### flow/design.v
module Registers  (
    input clk,
    input rst,
    input [31:0] in,
    output reg [31:0]  out
);
always @(posedge clk )
begin
    if(rst == 1'b1)
    begin
        out<=0;
    end
    else 
    begin
        out<=in;
    end
end
endmodule
module full_adder
(input i_bit1,input i_bit2, input i_carry,output o_sum,output o_carry);
wire g1,p1;
assign g1=i_bit1 & i_bit2;
assign p1=i_bit1 ^ i_bit2;
assign o_sum=p1 ^ i_carry;
assign o_carry = g1 | (p1&i_carry);
endmodule
module four_bit_adder(input [3:0] A,input [3:0]  B,input Cin,  output [3:0]  Sum,output   Cout);
    wire [3:0] C; 
    genvar i;
    generate
        for (i = 0; i < 4; i = i + 1) begin : loop
            full_adder FA(
                .i_bit1(A[i]),
                .i_bit2(B[i]),
                .i_carry(i == 0 ? Cin : C[i - 1]),
                .o_sum(Sum[i]),
                .o_carry(C[i])
            );
        end
    endgenerate
    assign Cout=C[3];
endmodule
module CSA  #(parameter N = 32)(input [N-1:0] A,input [N-1:0]  B,input Cin,  output [N-1:0]  Sum,output   Cout,output Overflow);
    wire [N-1:0] S0;
    wire [N-1:0] S1;
    wire [(N/4)-1:0] C0;
    wire [(N/4)-1:0] C1;
    wire [(N/4)-1:0] C;
    four_bit_adder A_inst(.A(A[3:0]),.B(B[3:0]),.Cin(Cin),.Sum(Sum[3:0]),.Cout(C[0])); 
    genvar i;
    generate
        for (i = 0; i < N/4-1; i = i + 1) begin : loop1
            four_bit_adder A0(
                .A(A[i*4+7:i*4+4]),
                .B(B[i*4+7:i*4+4]),
                .Cin(1'b0),
                .Sum(S0[i*4+7:i*4+4]),
                .Cout(C0[i+1])
            );
            four_bit_adder A1(
                .A(A[i*4+7:i*4+4]),
                .B(B[i*4+7:i*4+4]),
                .Cin(1'b1),
                .Sum(S1[i*4+7:i*4+4]),
                .Cout(C1[i+1])
            );
        end
    endgenerate
    genvar j;
    generate
    for (j = 0; j < N/4-1; j = j + 1) begin : loop2
        assign Sum[j*4+7:j*4+4] = C[j] ? S1[j*4+7:j*4+4] : S0[j*4+7:j*4+4];
        assign C[j+1] = C[j] ? C1[j+1] : C0[j+1];
    end
endgenerate
    assign Cout=C[(N/4)-1];
    assign Overflow=(A[N-1]==B[N-1]&&(A[N-1])!=Sum[N-1]);
endmodule
module normalizer
(input [23:0] A_mantissa,input [7:0] A_exponent, output  reg [22:0] O_mantissa ,output reg [7:0] O_exponent);
reg [23:0] temp_mantissa;
always @ (*)
begin 
    if(A_mantissa[23:0]==24'b000000000000000000000001)
    begin 
        temp_mantissa=A_mantissa<<23;
        O_exponent=A_exponent-23;
    end
    else if(A_mantissa[23:1]==23'b00000000000000000000001)
    begin 
        temp_mantissa=A_mantissa<<22;
        O_exponent=A_exponent-22;
    end
    else if(A_mantissa[23:2]==22'b0000000000000000000001)
    begin 
        temp_mantissa=A_mantissa<<21;
        O_exponent=A_exponent-21;
    end
    else if(A_mantissa[23:3]==21'b000000000000000000001)
    begin 
        temp_mantissa=A_mantissa<<20;
        O_exponent=A_exponent-20;
    end
    else if(A_mantissa[23:4]==20'b00000000000000000001)
    begin 
        temp_mantissa=A_mantissa<<19;
        O_exponent=A_exponent-19;
    end
    else if(A_mantissa[23:5]==19'b0000000000000000001)
    begin 
        temp_mantissa=A_mantissa<<18;
        O_exponent=A_exponent-18;
    end
    else if(A_mantissa[23:6]==18'b000000000000000001)
    begin 
        temp_mantissa=A_mantissa<<17;
        O_exponent=A_exponent-17;
    end
    else if(A_mantissa[23:7]==17'b00000000000000001)
    begin 
        temp_mantissa=A_mantissa<<16;
        O_exponent=A_exponent-16;
    end
    else if(A_mantissa[23:8]==16'b0000000000000001)
    begin 
        temp_mantissa=A_mantissa<<15;
        O_exponent=A_exponent-15;
    end
    else if(A_mantissa[23:9]==15'b000000000000001)
    begin 
        temp_mantissa=A_mantissa<<14;
        O_exponent=A_exponent-14;
    end
    else if(A_mantissa[23:10]==14'b00000000000001)
    begin 
        temp_mantissa=A_mantissa<<13;
        O_exponent=A_exponent-13;
    end
    else if(A_mantissa[23:11]==13'b0000000000001)
    begin 
        temp_mantissa=A_mantissa<<12;
        O_exponent=A_exponent-12;
    end
    else if(A_mantissa[23:12]==12'b000000000001)
    begin 
        temp_mantissa=A_mantissa<<11;
        O_exponent=A_exponent-11;
    end
    else if(A_mantissa[23:13]==11'b00000000001)
    begin 
        temp_mantissa=A_mantissa<<10;
        O_exponent=A_exponent-10;
    end
    else if(A_mantissa[23:14]==10'b0000000001)
    begin 
        temp_mantissa=A_mantissa<<9;
        O_exponent=A_exponent-9;
    end
    else if(A_mantissa[23:15]==9'b000000001)
    begin 
        temp_mantissa=A_mantissa<<8;
        O_exponent=A_exponent-8;
    end
    else if(A_mantissa[23:16]==8'b00000001)
    begin 
        temp_mantissa=A_mantissa<<7;
        O_exponent=A_exponent-7;
    end
    else if(A_mantissa[23:17]==7'b0000001)
    begin 
        temp_mantissa=A_mantissa<<6;
        O_exponent=A_exponent-6;
    end
    else if(A_mantissa[23:18]==6'b000001)
    begin 
        temp_mantissa=A_mantissa<<5;
        O_exponent=A_exponent-5;
    end
    else if(A_mantissa[23:19]==5'b00001)
    begin 
        temp_mantissa=A_mantissa<<4;
        O_exponent=A_exponent-4;
    end
    else if(A_mantissa[23:20]==4'b0001)
    begin 
        temp_mantissa=A_mantissa<<3;
        O_exponent=A_exponent-3;
    end
    else if(A_mantissa[23:21]==3'b001)
    begin 
        temp_mantissa=A_mantissa<<2;
        O_exponent=A_exponent-2;
    end
    else if(A_mantissa[23:22]==3'b01)
    begin 
        temp_mantissa=A_mantissa<<1;
        O_exponent=A_exponent-1;
    end
    else 
    begin
        temp_mantissa=A_mantissa;
        O_exponent=A_exponent;
    end 
O_mantissa=temp_mantissa[22:0];
end
endmodule
module FPA
(input [31:0] A, input [31:0] B, output [31:0] Sum,output Cout,output reg of);
reg  A_sign;
reg  B_sign;
reg  O_sign;
reg [7:0] A_exponent ;
reg [7:0] B_exponent ;
wire [7:0] O_exponent ;
reg [24:0] O_temp1_exponent ;
reg [24:0] O_temp2_exponent ;
reg [23:0] A_mantissa ;
reg [23:0] B_mantissa ;
reg [23:0] temp1_mantissa ;
reg [23:0] temp2_mantissa ;
reg [23:0] O_mantissa ;
reg [24:0] O_temp1_mantissa ;
reg [24:0] O_temp2_mantissa ;
reg [7:0] temp ;
wire [7:0] final_exponent ;
wire [22:0] final_mantissa ;
wire [7:0] pre_exponent ;
wire [22:0] pre_mantissa ;
reg [23:0] A_Adder ;
reg [23:0] B_Adder ;
wire [23:0] Sum_Adder ;
wire Cin ;
wire c ;
 CSA #(24) c1( A_Adder,B_Adder,Cin,Sum_Adder ,c ,overflow);
assign Cin=1'b0;
always @ (*)
begin
    A_sign=A[31];
    B_sign=B[31];
    A_exponent=A[30:23];
    B_exponent=B[30:23];
    A_mantissa = {1'b1,A[22:0]};
    B_mantissa ={1'b1,B[22:0]};
    if(A_exponent > B_exponent ) begin
        temp=A_exponent-B_exponent;
        O_temp1_exponent=A_exponent;
        B_mantissa=B_mantissa>>temp;
    end
    else if (A_exponent < B_exponent )begin
        temp=B_exponent-A_exponent;
        O_temp1_exponent=B_exponent;
        temp1_mantissa=A_mantissa>>temp;
        A_mantissa=temp1_mantissa;
    end
    else 
    begin
        O_temp1_exponent=A_exponent;
    end
    if(A_sign == B_sign )
    begin
        A_Adder=A_mantissa;
        B_Adder=B_mantissa;
        O_sign=A_sign;
        O_temp1_mantissa={c,Sum_Adder};
    end
     else 
    begin
        if(A_sign==1'b1)
        begin
            temp1_mantissa=~A_mantissa+1'b1;
            temp2_mantissa=B_mantissa;
            A_Adder=temp1_mantissa;
            B_Adder=temp2_mantissa;
            O_temp2_mantissa={c,Sum_Adder};
            if(A_mantissa>= B_mantissa)
            begin 
                O_temp1_mantissa=~O_temp2_mantissa+1;
                O_temp1_mantissa[24]=1'b0;
            end
            else
            begin 
                O_temp1_mantissa=O_temp2_mantissa;
                O_temp1_mantissa[24]=1'b0;
            end
        end
        else 
        begin
            temp1_mantissa=A_mantissa;
            temp2_mantissa=~B_mantissa+1'b1;
            A_Adder=temp1_mantissa;
            B_Adder=temp2_mantissa;
            O_temp2_mantissa={c,Sum_Adder};
            if(A_mantissa <= B_mantissa)
            begin 
                O_temp1_mantissa=~O_temp2_mantissa+1;
                O_temp1_mantissa[24]=1'b0;
            end
            else
            begin 
                O_temp1_mantissa=O_temp2_mantissa;
                O_temp1_mantissa[24]=1'b0;
            end
        end
        if(A_mantissa>B_mantissa)
            O_sign=A_sign;
        else if(A_mantissa<B_mantissa)
            O_sign=B_sign;
        else
        begin
            O_sign=1'b0;
        end
    end
    if(O_temp1_mantissa[24]==1'b1)
    begin
        O_temp2_exponent=O_temp1_exponent+25'd1;
        O_mantissa=O_temp1_mantissa[24:1];
        if(O_mantissa == 23'd0 &  O_temp1_exponent== A_exponent & O_temp1_exponent== B_exponent )
            begin
                O_temp1_exponent=23'd0;
            end
        else
            O_temp1_exponent=O_temp2_exponent;
    end else
    begin
        O_mantissa=O_temp1_mantissa[23:0];
        if(O_mantissa == 23'd0 &  O_temp1_exponent== A_exponent & O_temp1_exponent== B_exponent )
            begin
                O_temp1_exponent=23'd0;
            end
   end 
end
assign O_exponent=O_temp1_exponent;
normalizer N_instance( O_mantissa, O_exponent, pre_mantissa , pre_exponent);
always @ (*)
begin
    if(pre_exponent == 8'd255  || A[30:23] == 8'd255  || B[30:23] == 8'd255)
        of=1'b1;
    else
        of=1'b0;
end
assign final_exponent = of ? 8'd0 : pre_exponent;
assign final_mantissa = of ? 23'd0 : pre_mantissa;
assign Sum={O_sign & ~of,final_exponent,final_mantissa};
assign Cout=O_temp1_mantissa[24];
endmodule
module FPA_final (
input clk,
input rst,
input [31 : 0] in1,
input [31 : 0] in2,
output [31 : 0] OUT
);
wire [31 : 0]A;
wire [31 : 0]B;
wire [31 : 0]C;
Registers operand1_reg (clk,rst, in1, A);
Registers operand2_reg (clk, rst, in2, B);
FPA B1 ( .A(A), .B(B), .Sum(C), .Cout(), .of());
Registers output_reg (clk,rst, C, OUT);
endmodule
### flow/run.sh
#!/bin/bash
# the make line also repeats each setting of config.mk as NAME=value (left out here)
make -C /OpenROAD-flow-scripts/flow DESIGN_CONFIG=/design/flow/config.mk WORK_HOME=/design/flow/orfs CLKGATE_MAP_FILE= finish
### flow/config.mk
export PLATFORM = sky130hd
export DESIGN_NAME = FPA_final
export DESIGN_NICKNAME = FPA_final
export VERILOG_FILES = /design/flow/design.v
export SDC_FILE = /design/flow/constraint.sdc
export NUM_CORES = 4
export LEC_CHECK = 0
export CAP_MARGIN = 20
export CORE_MARGIN = 2
export CORE_UTILIZATION = 58
export SETUP_SLACK_MARGIN = -0.41
export SLEW_MARGIN = 20
export TNS_END_PERCENT = 5
### flow/constraint.sdc
create_clock -name core_clock -period 15.3 [get_ports {clk}]
set_input_delay 3.0600 -clock core_clock [delete_from_list [all_inputs] [get_ports {clk}]]
set_output_delay 3.0600 -clock core_clock [all_outputs]
set_load 0.01 [all_outputs]
==> notes.md, run 1 <==
run results: status=complete, but fails checks, Violated Checks=negative setup slack, RSZ-0062 raised after global routing=yes, Synth top cell by count=nand2_1, Post-Synthesis Cells=2385, most frequent CP cell=fa_2, XOR Share, Synth=0.0578, MUX area fraction=0.0537, Post-Syn Area=16400 um^2, Setup Viol. Count Final=32, DR vias/cell=7.28, Critical R2R Capture=output_reg.out[16], area grow syn2layout=27.0%, Dominant Register Cell=dfxtp_1, P_sw=2.03 mW, Hold WC Path Type=reg -> reg, Setup TNS=-12.04 ns, Die H=172 um, Pwr top=combinational cells, Levels on crit path=57, synthesis area per yosys=16400 um^2, worst relative slew slack=0.207, Hold Path Origin=operand1_reg.out[31], Data required, critical path=15.59 ns, final-report hold violation count=0, final tally of max-slew violations=0, cell count in the Yosys report=2385, # rows=61, worst setup margin=-0.544 ns, area leader, netlist=dfxtp_1, Distinct lib cells used=103, Top delay family on crit path=adder cells, P_comb=3.04 mW, first-pass iteration count of the detailed router=13, CP Launch Point=operand2_reg.out[23], leakage=8.26 nW, worst reg-to-reg path cell count=57, die width=172 um, Seq share, synth=0.117, Post-synth EDFFs=0, Post-route DRC=0, DR vias=22430, cts hold-fix bufs=0, Max Cap Viol=0, top cells by area=dfxtp_1 12%, nand2_1 6.2%, a21oi_1 5.8%, ha_1 5.5%, nor2_1 5.1%, cts bufs inserted=9, # nets final=2855, Clk pwr share=0.067, hold depth=2, drt total wl=77.1 mm, Avg WL per Cell=25.0 um, CTS tree=built, Clock net power=0.239 mW, Tot GR Track Use=0.510, reg2reg setup slack=-0.54 ns, port bufs=97, CP Buf/Inv Count=8, initial antenna violation count=2, Max stage delay cell, worst path=nor4_2, reg2reg start=operand2_reg.out[23], TritonCTS sink count=96, post-synthesis async set-or-reset flop share=0, peak supply drop=98.4 uV, I/O Pins=98, clk latency of the worst-skew pair=0.39 ns, sequential power=0.312 mW, worst setup path end=output_reg.out[16], initial drt markers=4896, Synthesized Nets=2543, yosys simple share=0.285, Startpoint Class=flip-flop, fmax=0.0631 GHz, CTS H-Tree Depth=3, Root Driver=clkbuf_16, Die ar.=29600 um^2, fa+ha+maj area frac=0.0795, clock tree buffer depth=2, Top cell area share=0.117, OpenROAD warning count=57, vias in the first global route=20212, Arrival @ worst endpoint=16.14 ns, post-synthesis register bit count=96, period utilization=1.04, Crit Path Category=reg -> reg, routability-driven placement congestion ratio=1.19, total gr overflow=0, first-pass GRT wire length=116 mm, Syn Area/Cell=6.86 um^2, hold path endpoint=output_reg.out[31], Dominant comb cell=AND-OR/OR-AND gates, Logic pwr share=0.846, Routed Antenna Nets=0, sequential power share=0.087, worst stage delay on the critical path=0.90 ns, P_int=1.56 mW, Worst setup EP type=flip-flop, Worst Max-Slew Pin Slew=1.18 ns, Reg clk slew, reported paths=0.08 ns, Tot Pwr=3.59 mW, Worst Skew=0.0201 ns, Switching Share=0.565, dpl hpwl=58.8 mm, Crit Path Max Fanout=36, Core Util at FP=0.589, power density over the cells=173 nW/um^2, largest net degree at the start of global routing=66, Syn. warnings=4, core footprint=27800 um^2, crit path time final=15.84 ns, aoi share=0.334, most instantiated cells after synthesis=270 x nand2_1, 223 x nor2_1, 188 x a21oi_1, 134 x clkbuf_1, 133 x o21ai_0
## timing repair
action,in CTS,in global routing
gates cloned,0,1
setup buffers,0,5
setup endpoints to repair,32,32
resized,12,85
pin swaps,2,23
hold endpoints to repair,0,0
## final cells by class
type / count / area [um^2]
diodes: 1 / 2.50
repair buffers: 497 / 4090
clock inverters: 7 / 81.3
clock buffers: 9 / 225
well taps: 378 / 473
multi-input cells: 2012 / 13700
flip-flops and latches: 96 / 1920
fillers: 2340 / 7010
inverters: 81 / 304
## per-stage QoR
step	hold WS [ns]	area [um^2]	util	worst slack, ns	cells
detailed placement	0.940	20000	0.721	-0.994	3059
floorplan	0.567	16400	-	-0.390	2385
global placement	0.910	20000	0.720	-0.634	3059
finish	1.05	20800	0.748	-0.544	3081
CTS	0.950	20400	0.733	-0.383	3075
global route	1.07	20800	0.748	-0.739	3080
## metal layers
metal | GRT usage | vias to the layer above | share of wire
li1 | - | 9565 | -
met1 | 0.645 | 10144 | 0.36
met2 | 0.706 | 2157 | 0.38
met3 | 0.244 | 560 | 0.18
met4 | 0.280 | 4 | 0.073
met5 | 0.0243 | - | 0.00097
==> inputs of run 2 (changes only) <==
ABC_AREA = 0   (was not set)
CELL_PAD_IN_SITES_GLOBAL_PLACEMENT = 1   (was not set)
CORE_ASPECT_RATIO = 1.28   (was not set)
CORE_UTILIZATION = 27   (was 58)
CTS_CLUSTER_DIAMETER = 126   (was not set)
CTS_CLUSTER_SIZE = 82   (was not set)
MAX_ROUTING_LAYER = met5   (was not set)
MIN_ROUTING_LAYER = met1   (was not set)
PLACE_DENSITY_LB_ADDON = 0.02   (was not set)
SETUP_SLACK_MARGIN = 2.61   (was -0.41)
TNS_END_PERCENT = not set   (was 5)
clock period = 21.9 ns   (was 15.3 ns; I/O delays follow)
==> notes.md, run 2 <==
run results: cell count in the Yosys report=2385, sequential power=0.219 mW, Die ar.=62600 um^2, synthesis area per yosys=16400 um^2, Tot Pwr=2.37 mW, Switching Share=0.623, post-synthesis async set-or-reset flop share=0, DR vias/cell=6.25, Seq share, synth=0.117, Levels on crit path=62, Pwr top=combinational cells, RSZ-0062 raised after global routing=no, leakage=6.71 nW, Die H=283 um, # rows=102, initial drt markers=1858, vias in the first global route=19550, Top cell area share=0.117, CP Buf/Inv Count=10, reg2reg start=operand1_reg.out[23], Setup TNS=0 ns, Worst Max-Slew Pin Slew=1.23 ns, Synthesized Nets=2543, aoi share=0.334, Data required, critical path=22.12 ns, status=no timing/DRC/antenna violations, post-synthesis register bit count=96, Startpoint Class=flip-flop, clk latency of the worst-skew pair=0.40 ns, Setup Viol. Count Final=0, routability-driven placement congestion ratio=0.972, Routed Antenna Nets=0, MUX area fraction=0.0537, fmax=0.0542 GHz, Arrival @ worst endpoint=18.68 ns, Worst Skew=0.0236 ns, Crit Path Max Fanout=48, OpenROAD warning count=54, top cells by area=dfxtp_1 12%, nand2_1 6.2%, a21oi_1 5.8%, ha_1 5.5%, nor2_1 5.1%, CP Launch Point=operand1_reg.out[23], Syn Area/Cell=6.86 um^2, Clk pwr share=0.067, worst stage delay on the critical path=0.63 ns, number of diodes=0, Worst setup EP type=flip-flop, TritonCTS sink count=96, largest net degree at the start of global routing=66, first-pass iteration count of the detailed router=17, I/O Pins=98, P_int=0.895 mW, Clock net power=0.158 mW, power density over the cells=127 nW/um^2, die width=222 um, Max Cap Viol=0, Post-synth EDFFs=0, Syn. warnings=4, area grow syn2layout=13.7%, worst relative slew slack=0.174, most frequent CP cell=fa_1, peak supply drop=44.3 uV, port bufs=97, cts hold-fix bufs=0, Distinct lib cells used=103, worst setup path end=output_reg.out[16], Dominant comb cell=AND-OR/OR-AND gates, CTS H-Tree Depth=3, Reg clk slew, reported paths=0.08 ns, core footprint=60200 um^2, Crit Path Category=reg -> reg, Hold Path Origin=operand1_reg.out[31], Max stage delay cell, worst path=fa_1, period utilization=0.843, area leader, netlist=dfxtp_1, Hold WC Path Type=reg -> reg, XOR Share, Synth=0.0578, Core Util at FP=0.272, final tally of max-slew violations=0, Post-route DRC=0, hold path endpoint=output_reg.out[31], # nets final=2556, first-pass GRT wire length=141 mm, P_comb=2.00 mW, Logic pwr share=0.841, hold depth=2, Avg WL per Cell=31.0 um, Tot GR Track Use=0.308, Root Driver=clkbuf_16, fa+ha+maj area frac=0.0795, clock tree buffer depth=2, DR vias=19885, final-report hold violation count=0, P_sw=1.48 mW, dpl hpwl=78.4 mm, Synth top cell by count=nand2_1, cts bufs inserted=9, worst reg-to-reg path cell count=62, initial antenna violation count=2, drt total wl=98.6 mm, sequential power share=0.092, total gr overflow=0, most instantiated cells after synthesis=270 x nand2_1, 223 x nor2_1, 188 x a21oi_1, 134 x clkbuf_1, 133 x o21ai_0, Post-Synthesis Cells=2385, Post-Syn Area=16400 um^2, Top delay family on crit path=adder cells, yosys simple share=0.285, Min Hold Slack=0.915 ns, CTS tree=built, crit path time final=18.45 ns, Dominant Register Cell=dfxtp_1, reg2reg setup slack=3.45 ns, Critical R2R Capture=output_reg.out[16]
-- run 2: metrics by stage --
stage / cell area, um^2 / setup slack (ns) / std cells / utilization
floorplan: 16400 / 5.28 / 2385 / -
global placement: 18200 / 2.37 / 3165 / 0.302
detailed placement: 18200 / 2.22 / 3165 / 0.303
CTS: 18500 / 2.69 / 3181 / 0.308
global route: 18600 / 2.63 / 3182 / 0.309
finish: 18600 / 3.45 / 3182 / 0.309
-- run 2: timing repair --
action,4_1_cts,5_1_grt
setup buffers,1,1
gates resized,4,19
setup endpoints to repair,32,32
pin swaps,1,2
-- run 2: metal layers --
layer	GRT usage	vias up	part of all wire	routed length, um
met2	0.575	894	0.51	50100
li1	-	8961	-	-
met3	0.0365	306	0.045	4480
met1	0.307	9720	0.35	34500
met4	0.257	4	0.097	9540
met5	0	-	0.00027	27
-- run 2: layout make-up --
class / count / area (um^2)
clock buffer: 11 / 243
clock inverter: 4 / 31.3
fill: 6732 / 41600
inverter: 81 / 307
multi-input combinational: 2012 / 13400
sequential: 96 / 1920
tap: 780 / 976
timing repair buffer: 198 / 1760
==> inputs of run 3 (changes only) <==
ABC_AREA = not set   (was 0)
CELL_PAD_IN_SITES_GLOBAL_PLACEMENT = not set   (was 1)
CORE_ASPECT_RATIO = not set   (was 1.28)
CORE_UTILIZATION = 58   (was 27)
CTS_CLUSTER_DIAMETER = not set   (was 126)
CTS_CLUSTER_SIZE = not set   (was 82)
MAX_ROUTING_LAYER = not set   (was met5)
MIN_ROUTING_LAYER = not set   (was met1)
PLACE_DENSITY_LB_ADDON = not set   (was 0.02)
SETUP_SLACK_MARGIN = not set   (was 2.61)
TNS_END_PERCENT = 5   (was not set)
clock period = 15.1 ns   (was 21.9 ns; I/O delays follow)
==> notes.md, run 3 <==
run results: routability-driven placement congestion ratio=1.26, Startpoint Class=flip-flop, Violated Checks=negative setup slack, synthesis area per yosys=16400 um^2, Crit Path Max Fanout=14, Routed Antenna Nets=0, Max Cap Viol=0, most instantiated cells after synthesis=270 x nand2_1, 223 x nor2_1, 188 x a21oi_1, 134 x clkbuf_1, 133 x o21ai_0, first-pass iteration count of the detailed router=13, worst setup path end=output_reg.out[16], clk latency of the worst-skew pair=0.38 ns, Post-synth EDFFs=0, Top delay family on crit path=adder cells, worst stage delay on the critical path=0.56 ns, Dominant comb cell=AND-OR/OR-AND gates, fa+ha+maj area frac=0.0795, dpl hpwl=59.1 mm, DR vias/cell=7.37, Distinct lib cells used=103, Seq share, synth=0.117, Min Hold Slack=0.962 ns, Filler cells=2334, worst reg-to-reg path cell count=64, CP Buf/Inv Count=10, port bufs=97, Hold Path Origin=operand1_reg.out[31], Max stage delay cell, worst path=fa_1, Final Util=0.735, DR vias=22384, Switching Share=0.569, core footprint=27800 um^2, Reg clk slew, reported paths=0.09 ns, Worst setup EP type=flip-flop, CTS tree=built, most frequent CP cell=fa_2, worst relative slew slack=0.284, TritonCTS sink count=96, power density over the cells=176 nW/um^2, yosys simple share=0.285, Data required, critical path=15.34 ns, post-synthesis register bit count=96, aoi share=0.334, Tot GR Track Use=0.511, MUX area fraction=0.0537, dpl ws=-0.690 ns, P_int=1.55 mW, CP Launch Point=operand1_reg.out[23], Setup TNS=-5.74 ns, Synth top cell by count=nand2_1, worst setup margin=-0.259 ns, drt total wl=77.3 mm, Syn Area/Cell=6.86 um^2, leakage=8.07 nW, CTS H-Tree Depth=3, Die ar.=29600 um^2, clock tree buffer depth=2, # nets final=2814, Dominant Register Cell=dfxtp_1, Core Util at FP=0.589, Top cell area share=0.117, fmax=0.0651 GHz, Critical R2R Capture=output_reg.out[16], post-synthesis async set-or-reset flop share=0, initial antenna violation count=2, sequential power share=0.088, OpenROAD warning count=58, Crit Path Category=reg -> reg, Logic pwr share=0.843, die width=172 um, P_sw=2.04 mW, Arrival @ worst endpoint=15.60 ns, final-report hold violation count=0, Root Driver=clkbuf_16, Pwr top=combinational cells, reg2reg setup slack=-0.26 ns, XOR Share, Synth=0.0578, final tally of max-slew violations=0, cts bufs inserted=9, Setup Viol. Count Final=32, vias in the first global route=20241, Clock net power=0.245 mW, sequential power=0.317 mW, number of diodes=0, Post-Syn Area=16400 um^2, status=complete, but fails checks, Levels on crit path=64, Clk pwr share=0.068, hold depth=2, hold path endpoint=output_reg.out[31], initial drt markers=4927, period utilization=1.02, post-route insts no fill=3039, largest net degree at the start of global routing=66, P_comb=3.03 mW, area leader, netlist=dfxtp_1, Synthesized Nets=2543, Post-route DRC=0, Hold WC Path Type=reg -> reg, reg2reg start=operand1_reg.out[23], I/O Pins=98, first-pass GRT wire length=116 mm, Die H=172 um, Avg WL per Cell=25.4 um, # rows=61, Tot Pwr=3.59 mW, peak supply drop=92.8 uV, DP Area=19800 um^2, design area=20400 um^2, dpl cells=3016, crit path time final=15.36 ns, total gr overflow=0, RSZ-0062 raised after global routing=yes, area grow syn2layout=24.9%, cell count in the Yosys report=2385, Worst Skew=0.0130 ns, Syn. warnings=4, Worst Max-Slew Pin Slew=1.06 ns, top cells by area=dfxtp_1 12%, nand2_1 6.2%, a21oi_1 5.8%, ha_1 5.5%, nor2_1 5.1%, cts hold-fix bufs=0, Post-Synthesis Cells=2385
run 3: what timing repair did:
action | in CTS | in global routing
endpoints found under the setup margin | 32 | 32
buffers inserted | 3 | 3
resized | 41 | 23
pin swaps | 13 | 5
run 3: layout make-up:
type                            count  area (um^2)  share of cell area
Clock buffer                        9          225              0.0110
Clock inverter                      7         81.3             0.00398
Inverter                           81          319              0.0156
Multi-Input combinational cell   2012        13600               0.668
Sequential cell                    96         1930              0.0944
Tap cell                          378          473              0.0231
Timing Repair Buffer              456         3760               0.184
run 3: routing by layer:
layer,vias up,GRT usage,part of all wire
met5,-,0,0
met4,0,0.277,0.073
met3,529,0.232,0.18
met2,2158,0.712,0.38
met1,10219,0.654,0.36
li1,9478,-,-
==> inputs of run 4 (changes only) <==
CORE_UTILIZATION = 23   (was 58)
CTS_CLUSTER_SIZE = 46   (was not set)
MAX_ROUTING_LAYER = met5   (was not set)
PLACE_DENSITY_LB_ADDON = 0.28   (was not set)
SETUP_SLACK_MARGIN = -2.0   (was not set)
TNS_END_PERCENT = not set   (was 5)
clock period = 22.3 ns   (was 15.1 ns; I/O delays follow)
==> notes.md, run 4 <==
run results: Reg clk slew, reported paths=0.08 ns, Clock net power=0.187 mW, Post-Synthesis Cells=2385, Routed Antenna Nets=0, Core Util at FP=0.233, Setup Viol. Count Final=0, Synthesized Nets=2543, hold path endpoint=output_reg.out[31], Filler cells=7884, crit path time final=19.41 ns, final tally of max-slew violations=0, reg2reg start=operand1_reg.out[26], port bufs=97, Root Driver=clkbuf_16, top cells by area=dfxtp_1 12%, nand2_1 6.2%, a21oi_1 5.8%, ha_1 5.5%, nor2_1 5.1%, most instantiated cells after synthesis=270 x nand2_1, 223 x nor2_1, 188 x a21oi_1, 134 x clkbuf_1, 133 x o21ai_0, worst reg-to-reg path cell count=59, Max stage delay cell, worst path=o31ai_4, design area=18500 um^2, Seq share, synth=0.117, Die ar.=73300 um^2, vias in the first global route=18512, drt total wl=76.4 mm, Hold Path Origin=operand1_reg.out[31], area leader, netlist=dfxtp_1, post-route insts no fill=3315, DR vias/cell=5.93, Switching Share=0.595, cts bufs inserted=9, fmax=0.0515 GHz, Crit Path Max Fanout=47, Post-synth EDFFs=0, XOR Share, Synth=0.0578, Hold WC Path Type=reg -> reg, worst setup margin=2.89 ns, first-pass iteration count of the detailed router=11, Dominant Register Cell=dfxtp_1, dpl ws=2.92 ns, core footprint=70300 um^2, Synth top cell by count=nand2_1, TritonCTS sink count=96, hold depth=2, Max Cap Viol=0, CP Buf/Inv Count=7, Critical R2R Capture=output_reg.out[31], power density over the cells=117 nW/um^2, worst relative slew slack=0.185, Final Util=0.264, Pwr top=combinational cells, Syn. warnings=4, Arrival @ worst endpoint=19.64 ns, CP Launch Point=operand1_reg.out[26], DR vias=19653, reg2reg setup slack=2.89 ns, Top cell area share=0.117, Worst Max-Slew Pin Slew=1.21 ns, Syn Area/Cell=6.86 um^2, worst stage delay on the critical path=0.76 ns, fa+ha+maj area frac=0.0795, Tot GR Track Use=0.203, sequential power=0.214 mW, clk latency of the worst-skew pair=0.41 ns, clock tree buffer depth=2, OpenROAD warning count=54, worst setup path end=output_reg.out[31], Logic pwr share=0.816, aoi share=0.334, # rows=97, Worst Skew=0.0172 ns, final-report hold violation count=0, cts hold-fix bufs=0, Post-route DRC=0, Die H=271 um, yosys simple share=0.285, I/O Pins=98, Crit Path Category=reg -> reg, P_int=0.882 mW, RSZ-0062 raised after global routing=no, post-synthesis register bit count=96, Distinct lib cells used=103, Startpoint Class=flip-flop, routability-driven placement congestion ratio=0.982, sequential power share=0.098, area grow syn2layout=13.3%, status=no timing/DRC/antenna violations, Top delay family on crit path=adder cells, Post-Syn Area=16400 um^2, first-pass GRT wire length=116 mm, post-synthesis async set-or-reset flop share=0, period utilization=0.870, Levels on crit path=59, CTS H-Tree Depth=3, Setup TNS=0 ns, total gr overflow=0, cell count in the Yosys report=2385, initial antenna violation count=1, number of gates resized after CTS=0, Dominant comb cell=AND-OR/OR-AND gates, CTS tree=built, leakage=6.59 nW, # nets final=2529, post-CTS setup buffers=0, most frequent CP cell=fa_1, Data required, critical path=22.54 ns, P_sw=1.30 mW, MUX area fraction=0.0537, die width=271 um, Worst setup EP type=flip-flop, dpl cells=3300, Clk pwr share=0.086, P_comb=1.78 mW, largest net degree at the start of global routing=66, peak supply drop=61.6 uV, dpl hpwl=57.9 mm, synthesis area per yosys=16400 um^2, initial drt markers=2657, DP Area=18200 um^2, Avg WL per Cell=23.0 um, number of diodes=0
## run 4: cell type report
class / count / area, um^2 / area share
sequential: 96 / 1920 / 0.104
clock buffer: 9 / 225 / 0.0121
multi-input combinational: 2012 / 13300 / 0.717
timing repair buffer: 171 / 1520 / 0.0820
tap: 940 / 1180 / 0.0634
clock inverter: 6 / 97.6 / 0.00526
inverter: 81 / 304 / 0.0164
## run 4: per-stage QoR
stage	total power [mW]	hold slack [ns]
final	2.18	0.961
after global routing	2.31	0.993
after CTS	2.13	0.990
after detailed placement	1.93	0.964
after global placement	1.95	0.930
after floorplan	1.37	0.567
## run 4: routing by layer
metal	up-vias	track usage	wire, um
li1	8918	-	-
met1	9389	0.276	33000
met2	1177	0.309	32900
met3	167	0.0448	7600
met4	2	0.0763	2890
met5	-	0	17
==> inputs of run 5 (changes only) <==
ABC_AREA = 1   (was not set)
CORE_ASPECT_RATIO = 0.78   (was not set)
CORE_MARGIN = 9   (was 2)
CORE_UTILIZATION = 50   (was 23)
CTS_CLUSTER_SIZE = 73   (was 46)
GPL_TIMING_DRIVEN = 0   (was not set)
MIN_ROUTING_LAYER = met2   (was not set)
PLACE_DENSITY_LB_ADDON = 0.25   (was 0.28)
SETUP_SLACK_MARGIN = not set   (was -2.0)
TNS_END_PERCENT = 20   (was not set)
clock period = 20.0 ns   (was 22.3 ns; I/O delays follow)
==> notes.md, run 5 <==
run metrics: CTS H-Tree Depth=3, area leader, netlist=nand2_1, # rows=57, cts hold-fix bufs=0, TritonCTS sink count=96, routability-driven placement congestion ratio=1.30, number of gates resized after CTS=0, Dominant Register Cell=dfxtp_1, Top cell area share=0.166, post-synthesis register bit count=96, die width=220 um, most instantiated cells after synthesis=703 x nand2_1, 415 x inv_1, 300 x nor2_1, 216 x o21ai_0, 178 x nand3_1, core footprint=31200 um^2, Synth top cell by count=nand2_1, cell count in the Yosys report=2845, Post-Synthesis Cells=2845, synthesis area per yosys=15900 um^2, total gr overflow=215, Die H=176 um, error msg=[ERROR GRT-0116] Global routing finished with congestion. Check the congestion regions in the DRC Viewer., Post-Syn Area=15900 um^2, status=did not finish, Root Driver=clkbuf_16, Core Util at FP=0.510, DP Area=17400 um^2, Stopped at=global routing (5_1_grt), top cells by area=nand2_1 17%, dfxtp_1 12%, inv_1 9.8%, nor2_1 7.1%, o21ai_0 6.8%, post-CTS setup buffers=0, fa+ha+maj area frac=0.0817, cts bufs inserted=9, aoi share=0.220, port bufs=97, post-synthesis async set-or-reset flop share=0, Die ar.=38700 um^2, Tot GR Track Use=0.653, MUX area fraction=0, yosys simple share=0.378, Dominant comb cell=simple AND/OR/NAND/NOR gates, Seq share, synth=0.121, Distinct lib cells used=67, XOR Share, Synth=0.0538, dpl hpwl=56.9 mm, Syn. warnings=4, clock tree buffer depth=2, Synthesized Nets=3003, Syn Area/Cell=5.60 um^2, I/O Pins=98, Post-synth EDFFs=0
==> run 5: metrics by stage <==
| stage | setup slack [ns] | instances |
|---|---|---|
| floorplan | 4.40 | 2845 |
| global placement | 1.34 | 3355 |
| detailed placement | 1.08 | 3355 |
| CTS | 1.06 | 3370 |
==> run 5: routing by layer <==
| metal | GRT usage | overflow |
|---|---|---|
| met1 | - | - |
| met2 | 0.665 | 4 |
| met3 | 0.853 | 183 |
| met4 | 0.291 | 2 |
| met5 | 0.696 | 26 |
==> inputs of run 6 (changes only) <==
ABC_AREA = not set   (was 1)
CORE_ASPECT_RATIO = not set   (was 0.78)
CORE_MARGIN = 2   (was 9)
CORE_UTILIZATION = 58   (was 50)
CTS_CLUSTER_SIZE = not set   (was 73)
GPL_TIMING_DRIVEN = not set   (was 0)
MAX_ROUTING_LAYER = not set   (was met5)
MIN_ROUTING_LAYER = not set   (was met2)
PLACE_DENSITY_LB_ADDON = not set   (was 0.25)
TNS_END_PERCENT = 5   (was 20)
clock period = 14.5 ns   (was 20.0 ns; I/O delays follow)
==> notes.md, run 6 <==
run results: Hold Path Origin=operand2_reg.out[31], design area=22200 um^2, CTS tree=built, first-pass GRT wire length=119 mm, aoi share=0.334, Die H=172 um, yosys simple share=0.285, MUX area fraction=0.0537, worst setup margin=-1.14 ns, die width=172 um, initial drt markers=5329, hold path endpoint=output_reg.out[31], most instantiated cells after synthesis=270 x nand2_1, 223 x nor2_1, 188 x a21oi_1, 134 x clkbuf_1, 133 x o21ai_0, CP Launch Point=operand1_reg.out[23], leakage=9.05 nW, Clock net power=0.259 mW, Tot GR Track Use=0.526, Top delay family on crit path=adder cells, sequential power=0.331 mW, Levels on crit path=62, Clk pwr share=0.064, status=complete, but fails checks, worst setup path end=output_reg.out[16], fa+ha+maj area frac=0.0795, Violated Checks=negative setup slack, sequential power share=0.082, # rows=61, Routed Antenna Nets=0, Crit Path Max Fanout=6, Setup TNS=-33.38 ns, Switching Share=0.556, vias in the first global route=20985, crit path time final=15.64 ns, fmax=0.0639 GHz, port bufs=97, Worst setup EP type=flip-flop, worst relative slew slack=0.215, Synth top cell by count=nand2_1, reg2reg start=operand1_reg.out[23], Avg WL per Cell=25.3 um, Dominant comb cell=AND-OR/OR-AND gates, Pwr top=combinational cells, CTS H-Tree Depth=3, peak supply drop=107 uV, Top cell area share=0.117, core footprint=27800 um^2, most frequent CP cell=fa_2, TritonCTS sink count=96, total gr overflow=0, P_sw=2.24 mW, period utilization=1.08, power density over the cells=182 nW/um^2, # nets final=3001, RSZ-0062 raised after global routing=yes, worst stage delay on the critical path=0.63 ns, cts hold-fix bufs=0, cts bufs inserted=9, Max stage delay cell, worst path=fa_2, final-report hold violation count=0, area grow syn2layout=35.4%, Root Driver=clkbuf_16, OpenROAD warning count=59, area leader, netlist=dfxtp_1, Critical R2R Capture=output_reg.out[16], Worst Skew=0.0124 ns, Distinct lib cells used=103, Tot Pwr=4.03 mW, DP Area=21200 um^2, largest net degree at the start of global routing=66, Syn Area/Cell=6.86 um^2, Worst Max-Slew Pin Slew=1.18 ns, I/O Pins=98, Arrival @ worst endpoint=15.88 ns, Synthesized Nets=2543, Post-Synthesis Cells=2385, P_comb=3.44 mW, post-synthesis register bit count=96, Setup Viol. Count Final=32, cell count in the Yosys report=2385, Seq share, synth=0.117, routability-driven placement congestion ratio=1.22, post-synthesis async set-or-reset flop share=0, DR vias/cell=7.35, Hold WC Path Type=reg -> reg, clock tree buffer depth=2, CP Buf/Inv Count=10, P_int=1.79 mW, XOR Share, Synth=0.0578, Final Util=0.797, Logic pwr share=0.854, Data required, critical path=14.73 ns, Startpoint Class=flip-flop, Filler cells=2061, final tally of max-slew violations=0, Reg clk slew, reported paths=0.09 ns, clk latency of the worst-skew pair=0.38 ns, Core Util at FP=0.589, worst reg-to-reg path cell count=62, Post-route DRC=0, drt total wl=81.6 mm, Syn. warnings=4, Dominant Register Cell=dfxtp_1, dpl hpwl=61.7 mm, DR vias=23724, initial antenna violation count=3, Post-synth EDFFs=0, synthesis area per yosys=16400 um^2, Post-Syn Area=16400 um^2, top cells by area=dfxtp_1 12%, nand2_1 6.2%, a21oi_1 5.8%, ha_1 5.5%, nor2_1 5.1%, Crit Path Category=reg -> reg, Max Cap Viol=0, first-pass iteration count of the detailed router=14, hold depth=2, reg2reg setup slack=-1.14 ns, Die ar.=29600 um^2
==> run 6: what timing repair did <==
| item | 4_1_cts | 5_1_grt |
|---|---|---|
| gates cloned | 0 | 1 |
| endpoints found under the setup margin | 32 | 32 |
| setup buffers | 2 | 9 |
| resized | 33 | 83 |
| pin swaps | 10 | 35 |
==> run 6: metrics by stage <==
| step | instances | hold WS [ns] | setup WS, ns |
|---|---|---|---|
| CTS | 3215 | 0.862 | -0.834 |
| global route | 3226 | 0.960 | -1.51 |
| global placement | 3197 | 0.810 | -0.935 |
| detailed placement | 3197 | 0.853 | -1.28 |
| finish | 3228 | 0.888 | -1.14 |
| floorplan | 2385 | 0.567 | -0.625 |
==> run 6: area by class of cell <==
class | count | area (um^2) | share of cell area
multi-input cells | 2012 | 13900 | 0.627
repair buffers | 643 | 5230 | 0.236
flip-flops and latches | 96 | 1930 | 0.0870
well taps | 378 | 473 | 0.0213
inverters | 81 | 309 | 0.0140
clock buffers | 9 | 225 | 0.0102
clock inverters | 7 | 81.3 | 0.00367
diodes | 2 | 5.00 | 0.000226
==> run 6: per-layer routing <==
| layer | GRT usage | vias up | wire, um |
|---|---|---|---|
| li1 | - | 9867 | - |
| met1 | 0.665 | 10840 | 28900 |
| met2 | 0.749 | 2368 | 31600 |
| met3 | 0.238 | 643 | 14700 |
| met4 | 0.273 | 6 | 6390 |
| met5 | 0.00870 | - | 101 |
==> inputs of run 7 (changes only) <==
ABC_AREA = 1   (was not set)
CORE_UTILIZATION = 40   (was 58)
CTS_CLUSTER_SIZE = 35   (was not set)
GPL_TIMING_DRIVEN = 0   (was not set)
HOLD_SLACK_MARGIN = 0.14   (was not set)
MIN_ROUTING_LAYER = met1   (was not set)
SLEW_MARGIN = 15   (was 20)
TNS_END_PERCENT = not set   (was 5)
clock period = 22.0 ns   (was 14.5 ns; I/O delays follow)
==> notes.md, run 7 <==
run results: status=no timing/DRC/antenna violations, Crit Path Max Fanout=12, post-synthesis register bit count=96, worst setup path end=output_reg.out[22], Max Cap Viol=0, area grow syn2layout=12.3%, CP Buf/Inv Count=16, peak supply drop=81.2 uV, port bufs=97, Crit Path Category=reg -> reg, final-report hold violation count=0, DR vias/cell=5.69, Die H=204 um, aoi share=0.220, DP Area=17600 um^2, initial antenna violation count=2, Logic pwr share=0.869, CTS H-Tree Depth=3, yosys simple share=0.378, CTS tree=built, Synthesized Nets=3003, Post-route DRC=0, initial drt markers=2171, Levels on crit path=99, crit path time final=19.55 ns, Max stage delay cell, worst path=clkbuf_1, OpenROAD warning count=54, first-pass iteration count of the detailed router=6, # rows=73, clk latency of the worst-skew pair=0.40 ns, post-synthesis async set-or-reset flop share=0, XOR Share, Synth=0.0538, Worst setup EP type=flip-flop, clock tree buffer depth=2, synthesis area per yosys=15900 um^2, total gr overflow=0, top cells by area=nand2_1 17%, dfxtp_1 12%, inv_1 9.8%, nor2_1 7.1%, o21ai_0 6.8%, worst relative slew slack=0.422, most instantiated cells after synthesis=703 x nand2_1, 415 x inv_1, 300 x nor2_1, 216 x o21ai_0, 178 x nand3_1, Syn Area/Cell=5.60 um^2, DR vias=19829, fa+ha+maj area frac=0.0817, Root Driver=clkbuf_16, Die ar.=41400 um^2, dpl hpwl=55.9 mm, hold depth=4, area leader, netlist=nand2_1, sequential power=0.217 mW, cts bufs inserted=9, most frequent CP cell=nand2_1, Post-Synthesis Cells=2845, routability-driven placement congestion ratio=1.07, Reg clk slew, reported paths=0.09 ns, worst reg-to-reg path cell count=99, post-CTS setup buffers=0, number of gates resized after CTS=0, fmax=0.0512 GHz, Core Util at FP=0.403, worst stage delay on the critical path=0.64 ns, Syn. warnings=4, Synth top cell by count=nand2_1, Post-synth EDFFs=0, die width=204 um, Dominant comb cell=simple AND/OR/NAND/NOR gates, P_sw=1.95 mW, Avg WL per Cell=19.8 um, # nets final=3113, leakage=8.50 nW, core footprint=39500 um^2, Post-Syn Area=15900 um^2, Seq share, synth=0.121, Arrival @ worst endpoint=19.84 ns, Startpoint Class=flip-flop, MUX area fraction=0, Pwr top=combinational cells, largest net degree at the start of global routing=20, cell count in the Yosys report=2845, Setup TNS=0 ns, RSZ-0062 raised after global routing=no, TritonCTS sink count=96, period utilization=0.888, Switching Share=0.642, first-pass GRT wire length=106 mm, I/O Pins=98, Dominant Register Cell=dfxtp_1, design area=17900 um^2, reg2reg setup slack=2.45 ns, vias in the first global route=18628, Worst Max-Slew Pin Slew=0.863 ns, final tally of max-slew violations=0, drt total wl=68.9 mm, Clock net power=0.180 mW, cts hold-fix bufs=0, hold path endpoint=output_reg.out[31], Hold WC Path Type=reg -> reg, CP Launch Point=operand2_reg.out[24], Top delay family on crit path=adder cells, Distinct lib cells used=67, Routed Antenna Nets=0, power density over the cells=170 nW/um^2, Tot GR Track Use=0.327, reg2reg start=operand2_reg.out[24], Hold Path Origin=operand1_reg.out[31], P_int=1.09 mW, P_comb=2.64 mW, Data required, critical path=22.30 ns, Critical R2R Capture=output_reg.out[22], Clk pwr share=0.059, Top cell area share=0.166, Setup Viol. Count Final=0, sequential power share=0.071, Worst Skew=0.0191 ns
## run 7: layer usage
metal	up-vias	GRT usage	wire (um)
met5	-	0	0
met4	0	0.152	3320
met3	203	0.0604	6350
met2	1108	0.541	31200
met1	9050	0.412	28100
li1	9468	-	-
## run 7: cell type report
type	count	area, um^2
Timing Repair Buffer	99	983
Clock buffer	9	225
Fill cell	4390	21700
Clock inverter	7	95.1
Antenna cell	1	2.50
Sequential cell	96	1920
Multi-Input combinational cell	2162	11700
Buffer	128	603
Inverter	459	1730
Tap cell	525	657
## run 7: per-stage QoR
| step | utilization | worst slack (ns) | hold slack, ns | instances | power, mW |
|---|---|---|---|---|---|
| after floorplan | - | 6.40 | 0.513 | 2845 | 1.98 |
| after global placement | 0.444 | 2.92 | 0.852 | 3467 | 2.72 |
| after detailed placement | 0.444 | 2.88 | 0.838 | 3468 | 2.74 |
| after CTS | 0.452 | 2.86 | 0.860 | 3484 | 2.93 |
| after global routing | 0.452 | 1.18 | 0.901 | 3485 | 3.28 |
| final | 0.453 | 2.45 | 0.843 | 3486 | 3.04 |
==> inputs of run 8 (changes only) <==
ABC_AREA = not set   (was 1)
CTS_CLUSTER_SIZE = not set   (was 35)
GPL_TIMING_DRIVEN = not set   (was 0)
HOLD_SLACK_MARGIN = not set   (was 0.14)
MIN_ROUTING_LAYER = not set   (was met1)
SLEW_MARGIN = 20   (was 15)
clock period = 20.4 ns   (was 22.0 ns; I/O delays follow)
==> notes.md, run 8 <==
run results: Arrival @ worst endpoint=19.40 ns, Crit Path Max Fanout=43, CTS H-Tree Depth=3, Root Driver=clkbuf_16, P_comb=1.94 mW, Levels on crit path=57, fa+ha+maj area frac=0.0795, aoi share=0.334, fmax=0.0522 GHz, Max Cap Viol=0, Seq share, synth=0.117, hold depth=2, RSZ-0062 raised after global routing=no, Tot GR Track Use=0.353, Post-Syn Area=16400 um^2, DR vias=20125, reg2reg setup slack=1.25 ns, Clk pwr share=0.080, Avg WL per Cell=26.0 um, Min Hold Slack=0.839 ns, TritonCTS sink count=96, Data required, critical path=20.65 ns, CTS tree=built, P_sw=1.41 mW, initial drt markers=3333, yosys simple share=0.285, core footprint=40600 um^2, Top cell area share=0.117, Reg clk slew, reported paths=0.08 ns, total gr overflow=0, Startpoint Class=flip-flop, period utilization=0.939, Switching Share=0.596, OpenROAD warning count=54, area leader, netlist=dfxtp_1, largest net degree at the start of global routing=66, final tally of max-slew violations=0, Reg area=1920 um^2, I/O Pins=98, # nets final=2536, P_int=0.957 mW, Die ar.=42500 um^2, area grow syn2layout=10.5%, CP Launch Point=operand1_reg.out[28], first-pass iteration count of the detailed router=13, sequential power=0.235 mW, Setup TNS=0 ns, first-pass GRT wire length=114 mm, most instantiated cells after synthesis=270 x nand2_1, 223 x nor2_1, 188 x a21oi_1, 134 x clkbuf_1, 133 x o21ai_0, cts bufs inserted=9, worst relative slew slack=0.230, routability-driven placement congestion ratio=1.06, port bufs=97, die width=206 um, crit path time final=19.15 ns, Worst Skew=0.0137 ns, top cells by area=dfxtp_1 12%, nand2_1 6.2%, a21oi_1 5.8%, ha_1 5.5%, nor2_1 5.1%, sequential power share=0.100, Syn Area/Cell=6.86 um^2, post-synthesis async set-or-reset flop share=0, Synthesized Nets=2543, peak supply drop=62.0 uV, Worst setup EP type=flip-flop, # rows=74, initial antenna violation count=3, Core Util at FP=0.403, reg2reg start=operand1_reg.out[28], hold path endpoint=output_reg.out[31], worst reg-to-reg path cell count=57, Synth top cell by count=nand2_1, DP Area=17800 um^2, Max stage delay cell, worst path=xor2_1, post-CTS setup buffers=0, dpl hpwl=59.2 mm, Dominant Register Cell=dfxtp_1, Worst Max-Slew Pin Slew=1.14 ns, MUX area fraction=0.0537, Logic pwr share=0.820, Setup Viol. Count Final=0, Hold WC Path Type=reg -> reg, Top delay family on crit path=adder cells, Post-route DRC=0, final-report hold violation count=0, DR vias/cell=6.90, Post-Synthesis Cells=2385, Post-synth EDFFs=0, Critical R2R Capture=output_reg.out[13], design area=18100 um^2, vias in the first global route=18158, Die H=206 um, number of gates resized after CTS=0, leakage=6.62 nW, Pwr top=combinational cells, power density over the cells=131 nW/um^2, worst setup path end=output_reg.out[13], Dominant comb cell=AND-OR/OR-AND gates, Crit Path Category=reg -> reg, drt total wl=75.9 mm, status=no timing/DRC/antenna violations, worst stage delay on the critical path=0.78 ns, comb. cell area=13300 um^2, most frequent CP cell=fa_1, cts hold-fix bufs=0, clock tree buffer depth=2, cell count in the Yosys report=2385, CP Buf/Inv Count=7, Syn. warnings=4, Filler cells=4207, synthesis area per yosys=16400 um^2, Routed Antenna Nets=0, post-synthesis register bit count=96, clk latency of the worst-skew pair=0.40 ns, XOR Share, Synth=0.0578, Distinct lib cells used=103, Hold Path Origin=operand1_reg.out[31], Clock net power=0.189 mW
## run 8: per-layer routing
layer	GRT usage	routed length, um
met1	0.518	33000
met2	0.481	29800
met3	0.103	10500
met4	0.125	2630
met5	0	13
## run 8: through the flow
stage | setup WS (ns) | total power [mW] | cells | utilization
floorplan | 3.78 | 1.49 | 2385 | -
global placement | 1.78 | 2.09 | 2899 | 0.437
detailed placement | 1.62 | 2.09 | 2899 | 0.437
CTS | 1.53 | 2.29 | 2915 | 0.445
global route | 0.190 | 2.49 | 2915 | 0.445
finish | 1.25 | 2.37 | 2916 | 0.445
## run 8: layout make-up
cell class | count | area share
timing repair buffer | 178 | 0.0870
tap | 532 | 0.0368
clock buffer | 9 | 0.0125
antenna | 1 | 0.000138
inverter | 81 | 0.0168
multi-input combinational | 2012 | 0.735
sequential | 96 | 0.106
clock inverter | 7 | 0.00540
==> inputs of run 9 (changes only) <==
ABC_AREA = 1   (was not set)
CORE_UTILIZATION = 64   (was 40)
CTS_CLUSTER_DIAMETER = 396   (was not set)
CTS_CLUSTER_SIZE = 98   (was not set)
SETUP_SLACK_MARGIN = 4.12   (was not set)
TNS_END_PERCENT = 15   (was not set)
clock period = 13.8 ns   (was 20.4 ns; I/O delays follow)
==> notes.md, run 9 <==
run metrics: MUX area fraction=0, cts hold-fix bufs=0, cts bufs inserted=9, Dominant comb cell=simple AND/OR/NAND/NOR gates, # rows=57, Die ar.=26200 um^2, Dominant Register Cell=dfxtp_1, Root Driver=clkbuf_16, routability-driven placement congestion ratio=1.16, Synthesized Nets=3003, most instantiated cells after synthesis=703 x nand2_1, 415 x inv_1, 300 x nor2_1, 216 x o21ai_0, 178 x nand3_1, yosys simple share=0.378, die width=162 um, post-synthesis register bit count=96, XOR Share, Synth=0.0538, Core Util at FP=0.653, TritonCTS sink count=96, Distinct lib cells used=67, Die H=162 um, dpl hpwl=53.3 mm, aoi share=0.220, Post-synth EDFFs=0, Post-Syn Area=15900 um^2, error msg=[ERROR GRT-0232] Routing congestion too high. Check the congestion heatmap in the GUI., Stopped at=global routing (5_1_grt), core footprint=24400 um^2, area leader, netlist=nand2_1, Syn Area/Cell=5.60 um^2, Post-Synthesis Cells=2845, fa+ha+maj area frac=0.0817, Tot GR Track Use=0.817, Synth top cell by count=nand2_1, total gr overflow=183, status=did not finish, port bufs=97, I/O Pins=98, clock tree buffer depth=2, Syn. warnings=4, Top cell area share=0.166, post-synthesis async set-or-reset flop share=0, CTS H-Tree Depth=3, cell count in the Yosys report=2845, Seq share, synth=0.121, top cells by area=nand2_1 17%, dfxtp_1 12%, inv_1 9.8%, nor2_1 7.1%, o21ai_0 6.8%, synthesis area per yosys=15900 um^2
run 9: per-stage QoR:
stage               setup TNS, ns  total power [mW]  setup WS [ns]  cell area (um^2)  cells
CTS                        -34.80              5.58          -1.18             21900   3728
detailed placement         -46.00              5.11          -1.53             21000   3673
floorplan                  -18.92              3.21         -0.646             16200   2845
global placement           -26.75              4.95         -0.917             21000   3673
run 9: metal layers:
metal  overflow  global-route usage
met5          2               0.426
met2        108               0.962
met3          3               0.698
met1          4               0.802
met4         66               0.823
run 9: what timing repair did:
item | in CTS
buffers inserted | 38
setup endpoints to repair | 32
gates cloned | 2
pin swaps | 56
resized | 70
==> inputs of run 10 (changes only) <==
CORE_UTILIZATION = 38   (was 64)
CTS_CLUSTER_DIAMETER = 184   (was 396)
CTS_CLUSTER_SIZE = 99   (was 98)
SETUP_SLACK_MARGIN = -0.28   (was 4.12)
TNS_END_PERCENT = 20   (was 15)
clock period = 22.0 ns   (was 13.8 ns; I/O delays follow)
==> notes.md, run 10 <==
run results: Top delay family on crit path=adder cells, CTS tree=built, I/O Pins=98, worst reg-to-reg path cell count=95, Crit Path Max Fanout=46, peak supply drop=111 uV, post-synthesis register bit count=96, largest net degree at the start of global routing=67, met3 global-route usage=0.0422, worst setup path end=output_reg.out[13], core footprint=41700 um^2, Worst Max-Slew Pin Slew=0.994 ns, hold depth=2, Max Cap Viol=0, post-CTS setup buffers=0, total gr overflow=0, Worst setup EP type=flip-flop, drt total wl=67.8 mm, Hold WC Path Type=reg -> reg, Routed Antenna Nets=0, Core Util at FP=0.382, Post-route DRC=0, Crit Path Category=reg -> reg, reg2reg start=operand1_reg.out[23], first-pass iteration count of the detailed router=9, P_sw=1.88 mW, final tally of max-slew violations=0, cts bufs inserted=9, P_int=1.07 mW, reg2reg setup slack=1.67 ns, TritonCTS sink count=96, Avg WL per Cell=19.9 um, Syn. warnings=4, GR peak layer=met2, Tot GR Track Use=0.305, Startpoint Class=flip-flop, yosys simple share=0.378, area grow syn2layout=9.89%, aoi share=0.220, CTS H-Tree Depth=3, Clock net power=0.167 mW, Pwr top=combinational cells, Die H=209 um, MUX area fraction=0, hold path endpoint=output_reg.out[31], period utilization=0.924, fa+ha+maj area frac=0.0817, most instantiated cells after synthesis=703 x nand2_1, 415 x inv_1, 300 x nor2_1, 216 x o21ai_0, 178 x nand3_1, Top cell area share=0.166, Post-Synthesis Cells=2845, synthesis area per yosys=15900 um^2, initial antenna violation count=0, Data required, critical path=22.28 ns, worst stage delay on the critical path=0.93 ns, Critical R2R Capture=output_reg.out[13], port bufs=97, Reg clk slew, reported paths=0.08 ns, met1 GRT Util=0.397, final-report hold violation count=0, most frequent CP cell=nand2_1, clk latency of the worst-skew pair=0.41 ns, Synthesized Nets=3003, Min Hold Slack=0.656 ns, number of diodes=0, Synth top cell by count=nand2_1, Die ar.=43600 um^2, Setup Viol. Count Final=0, Clk pwr share=0.057, post-synthesis async set-or-reset flop share=0, worst setup margin=1.67 ns, # rows=75, clock tree buffer depth=2, Max stage delay cell, worst path=nand2_1, Syn Area/Cell=5.60 um^2, routability-driven placement congestion ratio=0.993, Arrival @ worst endpoint=20.61 ns, Distinct lib cells used=67, Setup TNS=0 ns, crit path time final=20.33 ns, XOR Share, Synth=0.0538, fmax=0.0492 GHz, Post-Syn Area=15900 um^2, cts hold-fix bufs=0, worst relative slew slack=0.333, top cells by area=nand2_1 17%, dfxtp_1 12%, inv_1 9.8%, nor2_1 7.1%, o21ai_0 6.8%, area leader, netlist=nand2_1, Switching Share=0.638, Dominant Register Cell=dfxtp_1, Hold Path Origin=operand2_reg.out[31], Root Driver=clkbuf_16, first-pass GRT wire length=104 mm, sequential power=0.218 mW, Logic pwr share=0.869, Worst Skew=0.0232 ns, initial drt markers=2075, Seq share, synth=0.121, grt met2 use=0.500, vias in the first global route=18162, die width=209 um, Post-synth EDFFs=0, sequential power share=0.074, Levels on crit path=95, OpenROAD warning count=54, P_comb=2.56 mW, cell count in the Yosys report=2845, dpl ws=1.88 ns, DR vias=19449, RSZ-0062 raised after global routing=no, # nets final=3015, dpl hpwl=53.3 mm, Dominant comb cell=simple AND/OR/NAND/NOR gates, CP Buf/Inv Count=14, power density over the cells=168 nW/um^2, DR vias/cell=5.72, leakage=8.35 nW, number of gates resized after CTS=0, status=no timing/DRC/antenna violations, CP Launch Point=operand1_reg.out[23]
## run 10: layer usage
metal / routed length (um) / vias up
li1: - / 9283
met1: 28300 / 8892
met2: 30600 / 1070
met3: 5850 / 204
met4: 3020 / 0
met5: 0 / -
## run 10: stage by stage
stage / power [mW] / utilization / instances / area, um^2
final: 2.94 / 0.420 / 3401 / 17500
after global routing: 3.20 / 0.420 / 3401 / 17500
after CTS: 2.87 / 0.420 / 3401 / 17500
after detailed placement: 2.70 / 0.413 / 3385 / 17200
after global placement: 2.70 / 0.413 / 3385 / 17200
after floorplan: 1.98 / - / 2845 / 15900
## run 10: layout make-up
cell class,count,area [um^2]
well taps,539,674
repair buffers,129,1210
clock inverters,7,67.6
clock buffers,9,225
inverters,459,1730
multi-input cells,2162,11700
fillers,4670,24200
flip-flops and latches,96,1920
==> inputs of run 11 (changes only) <==
CAP_MARGIN = 0   (was 20)
CELL_PAD_IN_SITES_DETAIL_PLACEMENT = 2   (was not set)
CELL_PAD_IN_SITES_GLOBAL_PLACEMENT = 2   (was not set)
CORE_ASPECT_RATIO = 0.8   (was not set)
CORE_UTILIZATION = 61   (was 38)
CTS_CLUSTER_DIAMETER = 368   (was 184)
CTS_CLUSTER_SIZE = not set   (was 99)
GPL_ROUTABILITY_DRIVEN = 1   (was not set)
GPL_TIMING_DRIVEN = 1   (was not set)
SETUP_SLACK_MARGIN = not set   (was -0.28)
TNS_END_PERCENT = 55   (was 20)
clock period = 24.6 ns   (was 22.0 ns; I/O delays follow)
==> notes.md, run 11 <==
run metrics: status=did not finish, Stopped at=global placement without I/O (3_1_place_gp_skip_io), error msg=[ERROR GPL-0301] Utilization 133.805 % exceeds 100%., most instantiated cells after synthesis=703 x nand2_1, 415 x inv_1, 300 x nor2_1, 216 x o21ai_0, 178 x nand3_1, yosys simple share=0.378, post-synthesis register bit count=96, area leader, netlist=nand2_1, Die H=149 um, Distinct lib cells used=67, Synth top cell by count=nand2_1, Dominant comb cell=simple AND/OR/NAND/NOR gates, Syn. warnings=4, Post-Synthesis Cells=2845, Seq share, synth=0.121, core footprint=25500 um^2, Synthesized Nets=3003, XOR Share, Synth=0.0538, aoi share=0.220, Core Util at FP=0.625, # rows=52, Dominant Register Cell=dfxtp_1, fa+ha+maj area frac=0.0817, die width=185 um, Post-synth EDFFs=0, MUX area fraction=0, Top cell area share=0.166, Die ar.=27400 um^2, Post-Syn Area=15900 um^2, cell count in the Yosys report=2845, synthesis area per yosys=15900 um^2, top cells by area=nand2_1 17%, dfxtp_1 12%, inv_1 9.8%, nor2_1 7.1%, o21ai_0 6.8%, Syn Area/Cell=5.60 um^2, post-synthesis async set-or-reset flop share=0
==> inputs of run 12 (changes only) <==
CAP_MARGIN = 20   (was 0)
CELL_PAD_IN_SITES_DETAIL_PLACEMENT = not set   (was 2)
CELL_PAD_IN_SITES_GLOBAL_PLACEMENT = not set   (was 2)
CORE_ASPECT_RATIO = not set   (was 0.8)
CORE_UTILIZATION = 72   (was 61)
CTS_CLUSTER_DIAMETER = 364   (was 368)
CTS_CLUSTER_SIZE = 98   (was not set)
GPL_ROUTABILITY_DRIVEN = not set   (was 1)
GPL_TIMING_DRIVEN = not set   (was 1)
TNS_END_PERCENT = 15   (was 55)
clock period = 13.8 ns   (was 24.6 ns; I/O delays follow)
==> notes.md, run 12 <==
run metrics: dpl hpwl=60.7 mm, Dominant comb cell=simple AND/OR/NAND/NOR gates, Seq share, synth=0.121, status=did not finish, synthesis area per yosys=15900 um^2, cell count in the Yosys report=2845, top cells by area=nand2_1 17%, dfxtp_1 12%, inv_1 9.8%, nor2_1 7.1%, o21ai_0 6.8%, I/O Pins=98, Post-synth EDFFs=0, Die ar.=23300 um^2, Syn Area/Cell=5.60 um^2, XOR Share, Synth=0.0538, most instantiated cells after synthesis=703 x nand2_1, 415 x inv_1, 300 x nor2_1, 216 x o21ai_0, 178 x nand3_1, Die H=153 um, core footprint=21800 um^2, Distinct lib cells used=67, Synth top cell by count=nand2_1, die width=153 um, Post-Synthesis Cells=2845, Top cell area share=0.166, Post-Syn Area=15900 um^2, routability-driven placement congestion ratio=1.23, dpl ws=-1.79 ns, post-synthesis register bit count=96, Synthesized Nets=3003, MUX area fraction=0, area leader, netlist=nand2_1, fa+ha+maj area frac=0.0817, post-synthesis async set-or-reset flop share=0, Stopped at=clock tree synthesis (4_1_cts), Core Util at FP=0.732, Syn. warnings=4, Dominant Register Cell=dfxtp_1, error msg=[ERROR DPL-0038] Utilization greater than 100%, impossible to legalize, port bufs=97, # rows=54, yosys simple share=0.378, aoi share=0.220
[run 12: per-stage QoR]
stage | util | cells | area (um^2) | hold WS [ns]
2_1_floorplan | - | 2845 | 16200 | 0.513
3_3_place_gp | 0.955 | 3610 | 20800 | 0.798
3_5_place_dp | 0.955 | 3610 | 20800 | 0.803
==> inputs of run 13 (changes only) <==
ABC_AREA = 0   (was 1)
CTS_CLUSTER_DIAMETER = 208   (was 364)
CTS_CLUSTER_SIZE = 30   (was 98)
PLACE_DENSITY = 0.37   (was not set)
SETUP_SLACK_MARGIN = 0.75   (was not set)
TNS_END_PERCENT = not set   (was 15)
clock period = 8.78 ns   (was 13.8 ns; I/O delays follow)
==> notes.md, run 13 <==
run metrics: Synthesized Nets=2543, Distinct lib cells used=103, most instantiated cells after synthesis=270 x nand2_1, 223 x nor2_1, 188 x a21oi_1, 134 x clkbuf_1, 133 x o21ai_0, fa+ha+maj area frac=0.0795, routability-driven placement congestion ratio=1.33, status=did not finish, post-synthesis async set-or-reset flop share=0, Post-Syn Area=16400 um^2, top cells by area=dfxtp_1 12%, nand2_1 6.2%, a21oi_1 5.8%, ha_1 5.5%, nor2_1 5.1%, cell count in the Yosys report=2385, Core Util at FP=0.727, XOR Share, Synth=0.0578, core footprint=22500 um^2, Syn. warnings=4, error msg=[ERROR DPL-0038] Utilization greater than 100%, impossible to legalize, Stopped at=detailed placement (3_5_place_dp), Die ar.=23900 um^2, Post-Synthesis Cells=2385, # rows=55, yosys simple share=0.285, Dominant Register Cell=dfxtp_1, I/O Pins=98, Top cell area share=0.117, area leader, netlist=dfxtp_1, Syn Area/Cell=6.86 um^2, MUX area fraction=0.0537, post-synthesis register bit count=96, Dominant comb cell=AND-OR/OR-AND gates, Post-synth EDFFs=0, Seq share, synth=0.117, port bufs=97, Die H=155 um, die width=155 um, Synth top cell by count=nand2_1, synthesis area per yosys=16400 um^2, aoi share=0.334
==> run 13: per-stage QoR <==
stage,setup slack (ns),hold slack (ns),setup TNS [ns]
after floorplan,-6.18,0.567,-193.76
after global placement,-6.38,0.846,-201.18
Power figures rest on the tool's default switching activity, not on a simulated workload.
